== rev 12 ==
==> flow/design.v <==
module complex_adder_subtractor #(
    parameter WIDTH=32
) (
    input [WIDTH-1:0] a,
    input [WIDTH-1:0] b,
    input addNotSub,
    output reg [WIDTH-1:0] result
);
    always @(*) begin
        if (addNotSub) begin
            result[WIDTH-1:WIDTH/2] = a[WIDTH-1:WIDTH/2] + b[WIDTH-1:WIDTH/2];
            result[WIDTH/2-1:0] = a[WIDTH/2-1:0] + b[WIDTH/2-1:0];
        end else begin
            result[WIDTH-1:WIDTH/2] = a[WIDTH-1:WIDTH/2] - b[WIDTH-1:WIDTH/2];
            result[WIDTH/2-1:0] = a[WIDTH/2-1:0] - b[WIDTH/2-1:0];
        end
    end
endmodule
module complex_multiplier #(
    parameter WIDTH=32
) (
    input [WIDTH-1:0] a,
    input [WIDTH-1:0] b,
    output [2*WIDTH-1:0] result
);
    wire signed [WIDTH-1:0] a_real = { {(WIDTH/2+1){a[WIDTH/2-1]}}, a[WIDTH/2-1:0] };
    wire signed [WIDTH-1:0] b_real = { {(WIDTH/2+1){b[WIDTH/2-1]}}, b[WIDTH/2-1:0] };
    wire signed [WIDTH-1:0] a_img = { {(WIDTH/2+1){a[WIDTH-1]}}, a[WIDTH-1:WIDTH/2] };
    wire signed [WIDTH-1:0] b_img = { {(WIDTH/2+1){b[WIDTH-1]}}, b[WIDTH-1:WIDTH/2] };
    wire signed [WIDTH-1:0] result_real = a_real * b_real - a_img * b_img;
    wire signed [WIDTH-1:0] result_img = a_real * b_img + a_img * b_real;
    assign result[WIDTH-1:0] = result_real;
    assign result[2*WIDTH-1:WIDTH] = result_img;
endmodule
module complex_mean_square (
    input wire i_clk,
    input wire i_arst,
    input wire i_en,
    input wire [2:0] i_log2_samples,
    input wire        i_valid,
    input wire [31:0] i_y,
    input wire [31:0] i_y_hat,
    output reg        o_valid,
    output reg [63:0] o_data
);
    wire [31:0] y_diff_w;
    wire [63:0] sq_diff_complex_w;
    wire        sq_diff_valid_w;
    wire [63:0] sum_res_w;
    wire [8:0]  num_samples_w = 1 << i_log2_samples;
    reg [8:0]  sample_rx_cnt_r;
    reg [8:0]  sample_proc_cnt_r;
    reg [1:0]  state_r, next_state_r;
    localparam S_IDLE      = 2'b00;
    localparam S_INIT      = 2'b01;
    localparam S_COMPUTING = 2'b10;
    localparam S_FINALIZE  = 2'b11;
    complex_adder_subtractor #(.WIDTH(32)) y_difference_module (
        .a(i_y),
        .b(i_y_hat),
        .addNotSub(1'b0),
        .result(y_diff_w)
    );
    complex_multiplier cpow_calculator (
        .a(y_diff_w),
        .b(y_diff_w),
        .result(sq_diff_complex_w)
    );
    assign sq_diff_valid_w = i_valid;
    complex_adder_subtractor #(.WIDTH(64)) square_sum (
        .a(o_data),  
        .b(sq_diff_complex_w),
        .addNotSub(1'b1),
        .result(sum_res_w)
    );
    always @(posedge i_clk or posedge i_arst) begin
        if (i_arst)
            state_r <= S_IDLE;
        else
            state_r <= next_state_r;
    end
    always @(*) begin
        next_state_r = state_r;
        case (state_r)
            S_IDLE:      if (i_en) next_state_r = S_INIT;
            S_INIT:      next_state_r = S_COMPUTING;
            S_COMPUTING: if (sample_rx_cnt_r == num_samples_w && sample_proc_cnt_r == num_samples_w)
                             next_state_r = S_FINALIZE;
            S_FINALIZE:  next_state_r = S_IDLE;
            default:     next_state_r = S_IDLE;
        endcase
    end
    always @(posedge i_clk or posedge i_arst) begin
        if (i_arst) begin
            o_valid           <= 1'b0;
            o_data            <= 64'b0;
            sample_rx_cnt_r   <= 9'b0;
            sample_proc_cnt_r <= 9'b0;
        end else begin
            o_valid <= 1'b0;  
            case (state_r)
                S_INIT: begin
                    o_data            <= 64'b0;
                    sample_rx_cnt_r   <= 9'b0;
                    sample_proc_cnt_r <= 9'b0;
                end
                S_COMPUTING: begin
                    sample_rx_cnt_r <= sample_rx_cnt_r;
                    sample_proc_cnt_r <= sample_proc_cnt_r;
                    if (i_valid && sample_rx_cnt_r < num_samples_w) begin
                        sample_rx_cnt_r <= sample_rx_cnt_r + 1;
                    end
                    if (sq_diff_valid_w && !(sample_proc_cnt_r == num_samples_w)) begin
                        sample_proc_cnt_r <= sample_proc_cnt_r + 1;
                        o_data <= sum_res_w;
                    end
                end
                S_FINALIZE: begin
					o_valid        <= 1'b1;  
					o_data[31:0]   <= $signed(o_data[31:0]) >>> i_log2_samples;
					o_data[63:32]  <= $signed(o_data[63:32]) >>> i_log2_samples;
                end
            endcase
        end
    end
endmodule
Settings: LEC_CHECK=0, CAP_MARGIN=20, CELL_PAD_IN_SITES_DETAIL_PLACEMENT=0, CORE_MARGIN=9, CORE_UTILIZATION=57, CTS_CLUSTER_DIAMETER=94, GPL_TIMING_DRIVEN=0, PLACE_DENSITY_LB_ADDON=0.02, SETUP_SLACK_MARGIN=1.57, SLEW_MARGIN=40, TNS_END_PERCENT=20; clock period 7.64 ns.
run.sh (not shown) runs the stock make flow with config.mk's settings and CLKGATE_MAP_FILE=.
Although it ran to completion, rev 12 produced a layout that fails the final checks because of negative setup slack.
Input changes introduced in rev 13 (baseline for comparison: rev 12):
Settings: CORE_UTILIZATION: 57 -> 31; CTS_CLUSTER_DIAMETER: 94 -> unset; GPL_ROUTABILITY_DRIVEN: unset -> 0; SETUP_SLACK_MARGIN: 1.57 -> 0.7; GPL_TIMING_DRIVEN: 0 -> 1; CELL_PAD_IN_SITES_DETAIL_PLACEMENT: 0 -> 2.
Notes after the runs:
The layout from rev 13, despite a flow that completed every stage, fails the layout checks, with the failing checks listed as negative setup slack. Re number of placed cells counting well taps: rev 12 was lower than rev 13. Relative to rev 12, the wire length per cell measured on rev 13 has decreased by a little under 10%. Compared to rev 12, rev 13 shows a wider setup margin. Against rev 12 as the reference, rev 13 delivers a higher height of the die. Comparing rev 13 and rev 12, the lower arrival time at the worst endpoint is on rev 13. Looking at cell with the largest stage delay on the worst path, the sky130_fd_sc_hd__fa_2 result is from rev 12; the sky130_fd_sc_hd__fa_1 one comes from rev 13. Against rev 12, rev 13 reports a via count that is higher. Placement-stage worst setup slack: rev 13 and rev 12 compared, lower one is rev 12. Rev 12 -> rev 13: instance count on the critical path increased by a little under 10%. Compound-cell area share of the yosys netlist came out exactly the same in rev 13 and rev 12. Comparing rev 13 and rev 12, die size is lower on rev 12. Reported for rev 13 and rev 12, area after synthesis turned out identical to the last digit.


## run 1
// complex_mean_square: RTL as listed in full above, without the edits since
Settings: LEC_CHECK=0, CAP_MARGIN=20, CORE_MARGIN=2, CORE_UTILIZATION=72, HOLD_SLACK_MARGIN=-0.09, MAX_ROUTING_LAYER=met4, SLEW_MARGIN=20; clock period 10.3 ns.
The flow completed for run 1, but it is not clean: the layout still shows setup timing.
Edits applied to the flow inputs when going from run 1 to run 2:
diff --git a/flow/config.mk b/flow/config.mk
--- a/flow/config.mk
+++ b/flow/config.mk
@@ -10,4 +10,3 @@
 export CORE_UTILIZATION = 72
-export HOLD_SLACK_MARGIN = -0.09
-export MAX_ROUTING_LAYER = met4
+export CTS_CLUSTER_SIZE = 99
 export SLEW_MARGIN = 20
==> flow/constraint.sdc <==
create_clock -name core_clock -period 7.39 [get_ports {i_clk}]
set_input_delay 1.4780 -clock core_clock [delete_from_list [all_inputs] [get_ports {i_clk}]]
set_output_delay 1.4780 -clock core_clock [all_outputs]
set_load 0.01 [all_outputs]
[summary]
Run 2 did not finish; the tool stopped in 5_1_grt with error GRT-0232. Run 1 finished all stages; layout check result: FAIL, due to setup timing. Looking at run 1 and run 2, the area inside the core boundary is a wash. There was hardly any difference in global placer's final weighted congestion between run 1 and run 2. Re synthesized cell count: no difference whatsoever between run 1 and run 2. From run 2 to run 1, number of clock sinks did not move at all. Row post-placement setup slack: run 2 lower / run 1 higher.
The inputs of run 3 differ from those of run 2 as listed below.
diff --git a/flow/config.mk b/flow/config.mk
--- a/flow/config.mk
+++ b/flow/config.mk
@@ -9,4 +9,3 @@
 export CORE_MARGIN = 2
-export CORE_UTILIZATION = 72
-export CTS_CLUSTER_SIZE = 99
+export CORE_UTILIZATION = 40
 export SLEW_MARGIN = 20
==> flow/constraint.sdc <==
create_clock -name core_clock -period 13.5 [get_ports {i_clk}]
set_input_delay 2.7000 -clock core_clock [delete_from_list [all_inputs] [get_ports {i_clk}]]
set_output_delay 2.7000 -clock core_clock [all_outputs]
set_load 0.01 [all_outputs]
==> results <==
Post-synthesis share of cell area spent on full adders, half adders and majority gates came out exactly the same in run 2 and run 3. Diff run 3..run 2 | number of cells in Yosys stat | unchanged. Looking at run 2 and run 3, the post-synthesis register bit count is a wash. Relative to run 2, the final estimated routing congestion in global placement measured on run 3 has decreased by a few percent. Compared with run 2, in run 3 die width shows an increase of 34%; number of buffers on the longest clock path shows no meaningful change. Comparing run 2 and run 3, count of standard-cell rows is higher on run 3. Between run 2 and run 3, pre-placement core utilization decreased. Run 2 and run 3: one clean run, run 3; the rest did not finish clean. Compared to run 2, run 3 was floorplanned on a bigger die. Run 2 and run 3 ended up with nearly the same post-synthesis net count.
> inputs changed (run 3 -> run 4)
diff --git a/flow/config.mk b/flow/config.mk
--- a/flow/config.mk
+++ b/flow/config.mk
@@ -8,4 +8,12 @@
 export CAP_MARGIN = 20
+export CELL_PAD_IN_SITES_DETAIL_PLACEMENT = 2
+export CELL_PAD_IN_SITES_GLOBAL_PLACEMENT = 1
+export CORE_ASPECT_RATIO = 1.49
 export CORE_MARGIN = 2
 export CORE_UTILIZATION = 40
+export CTS_CLUSTER_DIAMETER = 77
+export GPL_TIMING_DRIVEN = 0
+export MAX_ROUTING_LAYER = met4
+export SETUP_SLACK_MARGIN = 1.39
 export SLEW_MARGIN = 20
+export TNS_END_PERCENT = 95
Notes after the runs:
- Summary of run 4 over run 3: core utilization went up 3.6 points, pre-CTS worst setup slack went down 1650 ps.
- Note that the routed length per instance recorded for run 4 amounts to 1.4 times the value seen in run 3.
- Taking run 3 as the reference point, the routed length on met3 of run 4 rises by 300 um.


## job 101
// complex_mean_square: RTL as listed in full above, without the edits since
==> flow/config.mk <==
export PLATFORM = sky130hd
export DESIGN_NAME = complex_mean_square
export DESIGN_NICKNAME = complex_mean_square
export VERILOG_FILES = /design/flow/design.v
export SDC_FILE = /design/flow/constraint.sdc
export NUM_CORES = 4
export LEC_CHECK = 0
export CAP_MARGIN = 20
export CORE_MARGIN = 2
export CORE_UTILIZATION = 64
export CTS_CLUSTER_SIZE = 98
export SLEW_MARGIN = 20
export TNS_END_PERCENT = 10
==> flow/constraint.sdc <==
create_clock -name core_clock -period 5.26 [get_ports {i_clk}]
set_input_delay 1.0520 -clock core_clock [delete_from_list [all_inputs] [get_ports {i_clk}]]
set_output_delay 1.0520 -clock core_clock [all_outputs]
set_load 0.01 [all_outputs]
Job 101 finished all stages; however, its layout fails the closing checks, the failures being negative setup slack.
For job 102, these inputs were changed with respect to job 101:
Settings: clearing CTS_CLUSTER_SIZE, which used to be 98; clearing TNS_END_PERCENT, which used to be 10; swapping 64 for 72 in CORE_UTILIZATION; putting MAX_ROUTING_LAYER at met4 where nothing was set; swapping 5.26 for 10.3 in the clock period (ns, I/O delays scaled along).
Findings:
None of the runs job 102 and job 101 ends with a clean layout. [flow] job 101 | stages: complete | final checks: fail | reason: negative setup slack. [job 102] met1 layer wirelength in the final routing rose about 0.6% relative to job 101. A capture point of the critical path of o_data[29] is what job 102 shows, while o_data[63] belongs to job 101. The run with more setup slack is job 102; job 101 has less. Job 102 vs. job 101: tally of non-filler cells in the final layout went down by 168. Delta (job 102 minus job 101): met3 routing resource usage after global routing picked up an extra 4.7 points, sequential share of layout area ~0 delta.
### job 102 -> job 103
Settings: putting HOLD_SLACK_MARGIN at -0.08 where nothing was set; swapping 10.3 for 9.57 in the clock period (ns, I/O delays scaled along).
[summary]
Job 103 got as far as global routing, where a tool error ended the run.
Job 102 had finished all stages when the layout checks came back failing, citing negative setup slack.
On worst setup slack before clock tree synthesis: job 103 sits below job 102.
The higher standard cell area after detailed placement came out of job 103.
Relative to job 102, the post-CTS setup buffer count measured on job 103 has increased by more than a quarter.
Post-cts sizing count (job 102 / job 103): 0.77
Synthesized area divided by synthesized cell count delta (job 103 -> job 102): insignificant
Synthesis-stage register bit count: job 102 vs job 103 identical
Summary: with job 102 as the reference, number of placed instances with taps included in job 103 moved up slightly.
Modified inputs, job 104 compared to job 103
Settings: swapping 72 for 10 in CORE_UTILIZATION; clearing MAX_ROUTING_LAYER, which used to be met4; clearing HOLD_SLACK_MARGIN, which used to be -0.08; swapping 9.57 for 14.3 in the clock period (ns, I/O delays scaled along).
--- outcome ---
Job 103 and job 104: one clean run, job 104; the rest did not finish clean. Horizontal die dimension, job 104 and job 103: higher on job 104. Job 103 → job 104: total core area moved up; count of buffers added by post-CTS timing repair for setup moved down; post-synthesis net count level. Die size was lower in the run labelled job 103.


RTL: the design.v shown in full above, as it stands there.
Settings: LEC_CHECK=0, CAP_MARGIN=20, CELL_PAD_IN_SITES_DETAIL_PLACEMENT=0, CORE_MARGIN=2, CORE_UTILIZATION=72, GPL_TIMING_DRIVEN=1, HOLD_SLACK_MARGIN=-0.1, MAX_ROUTING_LAYER=met4, PLACE_DENSITY_LB_ADDON=0.02, SETUP_SLACK_MARGIN=-0.58, SLEW_MARGIN=40, TNS_END_PERCENT=20; clock period 9.67 ns.
The baseline completed, yet does not pass: setup timing.
Rerun with:
Settings changed: CELL_PAD_IN_SITES_DETAIL_PLACEMENT 0 to not set, CORE_UTILIZATION 72 to 70, GPL_TIMING_DRIVEN 1 to not set, HOLD_SLACK_MARGIN -0.1 to not set, PLACE_DENSITY_LB_ADDON 0.02 to not set, SETUP_SLACK_MARGIN -0.58 to not set, SLEW_MARGIN 40 to 20, TNS_END_PERCENT 20 to not set.
Clock period 9.67 ns to 11.1 ns, I/O delays scaled along.
The changed run produced a layout that fails on setup timing.
Clock skew went up by 3.5 ps.
Synthesized area stays the same.
Cell area went down by 2.6%.
Via count went down by 6.7%.
Die size went up by 2.8%.
Register-to-register slack improved by 1700 ps.
Core utilization went down by 5.7 points.
Sequential share of layout area went up by 0.13 points.
Hold slack improved by 16 ps.
Rerun with:
Settings changed: CORE_UTILIZATION 70 to 59, MAX_ROUTING_LAYER met4 to not set, SETUP_SLACK_MARGIN set to 2.65.
Clock period 11.1 ns to 9.9 ns, I/O delays scaled along.
What happened: The changed run produced a layout that fails on setup timing. Worst setup slack loses 890 ps. Utilization falls by 7.8 points. First-iteration DRC count falls by 31%. Non-clock buffer count rises by 185. Flip-flop count does not change. Via count falls by 1.2%. Wire length falls by 1.9%. Die size rises by 18%. Design area rises by 7.1%.


// complex_mean_square: RTL as listed in full above, without the edits since
make LEC_CHECK=0 CAP_MARGIN=20 CELL_PAD_IN_SITES_DETAIL_PLACEMENT=0 CORE_MARGIN=2 CORE_UTILIZATION=72 GPL_TIMING_DRIVEN=1 MAX_ROUTING_LAYER=met4 PLACE_DENSITY_LB_ADDON=0.02 SETUP_SLACK_MARGIN=1.57 SLEW_MARGIN=40 TNS_END_PERCENT=20 finish   # period 11.6 ns
Change:
==> flow/config.mk (replaced) <==
export PLATFORM = sky130hd
export DESIGN_NAME = complex_mean_square
export DESIGN_NICKNAME = complex_mean_square
export VERILOG_FILES = /design/flow/design.v
export SDC_FILE = /design/flow/constraint.sdc
export NUM_CORES = 4
export LEC_CHECK = 0
export CAP_MARGIN = 30
export CORE_MARGIN = 2
export CORE_UTILIZATION = 72
export MAX_ROUTING_LAYER = met4
export SLEW_MARGIN = 20
==> flow/constraint.sdc (replaced) <==
create_clock -name core_clock -period 10.3 [get_ports {i_clk}]
set_input_delay 2.0600 -clock core_clock [delete_from_list [all_inputs] [get_ports {i_clk}]]
set_output_delay 2.0600 -clock core_clock [all_outputs]
set_load 0.01 [all_outputs]
Now the flow finished with negative setup slack left.
Sequential cell count does not change.
Die size stays the same.
Final area grows by 3.8%.
Change:
--- a/flow/config.mk
+++ b/flow/config.mk
@@ -6,7 +6,6 @@
 export NUM_CORES = 4
 export LEC_CHECK = 0
-export CAP_MARGIN = 30
+export CAP_MARGIN = 20
 export CORE_MARGIN = 2
-export CORE_UTILIZATION = 72
-export MAX_ROUTING_LAYER = met4
+export CORE_UTILIZATION = 40
 export SLEW_MARGIN = 20
==> flow/constraint.sdc (replaced) <==
create_clock -name core_clock -period 13.1 [get_ports {i_clk}]
set_input_delay 2.6200 -clock core_clock [delete_from_list [all_inputs] [get_ports {i_clk}]]
set_output_delay 2.6200 -clock core_clock [all_outputs]
set_load 0.01 [all_outputs]
With this change the flow finished clean.
Die area goes up by well over a third.
Critical path depth goes down by 2.
Worst setup slack gains 1.7 ns.
First-iteration DRC count goes down by well over a third.
Non-clock buffer count goes down by 515.
Change:
--- a/flow/config.mk
+++ b/flow/config.mk
@@ -8,4 +8,4 @@
 export CAP_MARGIN = 20
 export CORE_MARGIN = 2
-export CORE_UTILIZATION = 40
+export CORE_UTILIZATION = 24
 export SLEW_MARGIN = 20
=> Final area rose by 2.3%; area after synthesis does not change; count of clock-buffer cells in the layout came out lower by 1; sequential cell count does not change; utilization drops by 17 points.
Change:
--- a/flow/config.mk
+++ b/flow/config.mk
@@ -8,4 +8,4 @@
 export CAP_MARGIN = 20
 export CORE_MARGIN = 2
-export CORE_UTILIZATION = 24
+export CORE_UTILIZATION = 57
 export SLEW_MARGIN = 20
==> flow/constraint.sdc (replaced) <==
create_clock -name core_clock -period 5.26 [get_ports {i_clk}]
set_input_delay 1.0520 -clock core_clock [delete_from_list [all_inputs] [get_ports {i_clk}]]
set_output_delay 1.0520 -clock core_clock [all_outputs]
set_load 0.01 [all_outputs]
This time the run produced a layout that fails on negative setup slack. Die area came out lower by well over a third. Worst hold slack gets better by 0.0095 ns. Sequential cell count stays the same. Sequential share of layout area drops by 0.71 points. Global-route usage increases by 20 points. Worst setup slack is worse by 5.3 ns.
